==> flow/design.v <==
module alu #(
	parameter DATA_WIDTH = 32,
	parameter INST_WIDTH = 4
)(
	input                   i_clk,
	input                   i_rst_n,
	input  [DATA_WIDTH-1:0] i_data_a,
	input  [DATA_WIDTH-1:0] i_data_b,
	input  [INST_WIDTH-1:0] i_inst,
	input                   i_valid,
	output [DATA_WIDTH-1:0] o_data,
	output                  o_overflow,
	output                  o_valid
);
	reg [DATA_WIDTH - 1:0] o_data_r, o_data_w;
	reg o_overflow_r, o_overflow_w;
	reg o_valid_r, o_valid_w;
	reg [2 * DATA_WIDTH - 1:0] o_mul_temp;
	integer i;
	assign o_data = o_data_r;
	assign o_overflow = o_overflow_r;
	assign o_valid = o_valid_r;
	always @(*) begin
		if (i_valid) begin
			case (i_inst)
				4'd0: begin
					o_data_w = i_data_a + i_data_b;
					if (i_data_a[DATA_WIDTH - 1] && i_data_b[DATA_WIDTH - 1] && ~o_data_w[DATA_WIDTH - 1]) begin
						o_overflow_w = 1;
					end
					else if (~i_data_a[DATA_WIDTH - 1] && ~i_data_b[DATA_WIDTH - 1] && o_data_w[DATA_WIDTH - 1]) begin
						o_overflow_w = 1;
					end
					else begin
						o_overflow_w = 0;
					end
					o_valid_w = 1;
				end
				4'd1: begin
					o_data_w = i_data_a - i_data_b;
					if (~i_data_a[DATA_WIDTH - 1] && i_data_b[DATA_WIDTH - 1] && o_data_w[DATA_WIDTH - 1]) begin
						o_overflow_w = 1;
					end
					else if (i_data_a[DATA_WIDTH - 1] && ~i_data_b[DATA_WIDTH - 1] && ~o_data_w[DATA_WIDTH - 1]) begin
						o_overflow_w = 1;
					end
					else begin
						o_overflow_w = 0;
					end
					o_valid_w = 1;
				end
				4'd2: begin
					o_data_w = i_data_a * i_data_b;
					if ((i_data_a[DATA_WIDTH - 1] == i_data_b[DATA_WIDTH - 1]) && o_data_w[DATA_WIDTH - 1]) begin
						o_overflow_w = 1;
					end
					else if ((i_data_a[DATA_WIDTH - 1] != i_data_b[DATA_WIDTH - 1]) && ~o_data_w[DATA_WIDTH - 1]) begin
						o_overflow_w = 1;
					end
					else begin
						o_overflow_w = 0;
					end
					o_valid_w = 1;
				end
				4'd3: begin
					if (~i_data_a[DATA_WIDTH - 1] && i_data_b[DATA_WIDTH - 1]) begin
						o_data_w = i_data_a;
					end
					else if (i_data_a[DATA_WIDTH - 1] && ~i_data_b[DATA_WIDTH - 1]) begin
						o_data_w = i_data_b;
					end
					else if (i_data_a > i_data_b) begin
						o_data_w = i_data_a;
					end
					else begin
						o_data_w = i_data_b;
					end
					o_overflow_w = 0;
					o_valid_w = 1;
				end
				4'd4: begin
					if (~i_data_a[DATA_WIDTH - 1] && i_data_b[DATA_WIDTH - 1]) begin
						o_data_w = i_data_b;
					end
					else if (i_data_a[DATA_WIDTH - 1] && ~i_data_b[DATA_WIDTH - 1]) begin
						o_data_w = i_data_a;
					end
					else if (i_data_a < i_data_b) begin
						o_data_w = i_data_a;
					end
					else begin
						o_data_w = i_data_b;
					end
					o_overflow_w = 0;
					o_valid_w = 1;
				end
				4'd5: begin
					{o_overflow_w, o_data_w} = i_data_a + i_data_b;
					o_valid_w = 1;
				end
				4'd6: begin
					o_data_w = i_data_a - i_data_b;
					if (i_data_a < i_data_b) begin
						o_overflow_w = 1;
					end
					else begin
						o_overflow_w = 0;
					end
					o_valid_w = 1;
				end
				4'd7: begin
					o_mul_temp = i_data_a * i_data_b;
					o_overflow_w = 0;
					for (i = DATA_WIDTH; i < 2 * DATA_WIDTH; i = i + 1) begin
						if (o_mul_temp[i]) begin
							o_overflow_w = 1;
						end
					end
					o_data_w = o_mul_temp[DATA_WIDTH - 1:0];
					o_valid_w = 1;
				end
				4'd8: begin
					if (i_data_a > i_data_b) begin
						o_data_w = i_data_a;
					end
					else begin
						o_data_w = i_data_b;
					end
					o_overflow_w = 0;
					o_valid_w = 1;
				end
				4'd9: begin
					if (i_data_a < i_data_b) begin
						o_data_w = i_data_a;
					end
					else begin
						o_data_w = i_data_b;
					end
					o_overflow_w = 0;
					o_valid_w = 1;
				end
				4'd10: begin
					o_data_w = i_data_a & i_data_b;
					o_overflow_w = 0;
					o_valid_w = 1;
				end
				4'd11: begin
					o_data_w = i_data_a | i_data_b;
					o_overflow_w = 0;
					o_valid_w = 1;
				end
				4'd12: begin
					o_data_w = (i_data_a & ~i_data_b) | (~i_data_a & i_data_b);
					o_overflow_w = 0;
					o_valid_w = 1;
				end
				4'd13: begin
					o_data_w = ~i_data_a;
					o_overflow_w = 0;
					o_valid_w = 1;
				end
				4'd14: begin
					for (i = 0; i < DATA_WIDTH; i = i + 1) begin
						o_data_w[i] = i_data_a[DATA_WIDTH - 1 - i];
					end
					o_overflow_w = 0;
					o_valid_w = 1;
				end
				default: begin
					o_overflow_w = 0;
					o_data_w = 0;
					o_valid_w = 1;
				end
			endcase
		end
		else begin
			o_overflow_w = 0;
			o_data_w = 0;
			o_valid_w = 0;
		end
	end
	always @(posedge i_clk or negedge i_rst_n) begin
		if (~i_rst_n) begin
			o_data_r <= 0;
			o_overflow_r <= 0;
			o_valid_r <= 0;
		end
		else begin
			o_data_r <= o_data_w;
			o_overflow_r <= o_overflow_w;
			o_valid_r <= o_valid_w;
		end
	end
endmodule
Settings: LEC_CHECK=0, CAP_MARGIN=20, CORE_ASPECT_RATIO=0.7, CORE_MARGIN=2, CORE_UTILIZATION=68, CTS_CLUSTER_DIAMETER=211, CTS_CLUSTER_SIZE=97, PLACE_DENSITY=0.36, SLEW_MARGIN=20, TNS_END_PERCENT=10; clock period 7.49 ns.
run.sh (not shown) runs the stock make flow with config.mk's settings and CLKGATE_MAP_FILE=.
The first run produced a layout that fails on setup timing.
Change:
Settings changed: CORE_ASPECT_RATIO 0.7 to unset, CTS_CLUSTER_DIAMETER 211 to unset, CTS_CLUSTER_SIZE 97 to unset, PLACE_DENSITY 0.36 to unset, SETUP_SLACK_MARGIN set to -0.73, TNS_END_PERCENT 10 to unset.
Clock period 7.49 ns to 9.42 ns, I/O delays scaled along.
Effect: The new run reached the layout checks and failed them: setup timing; worst hold slack gets better by 360 ps; die area hardly moves; cell area fell by 2.0%; sequential share of layout area hardly moves; via count fell by 5.3%; routed wire length fell by 8.6%; global-route usage fell by 3.8 points; worst setup slack gets better by 1600 ps.
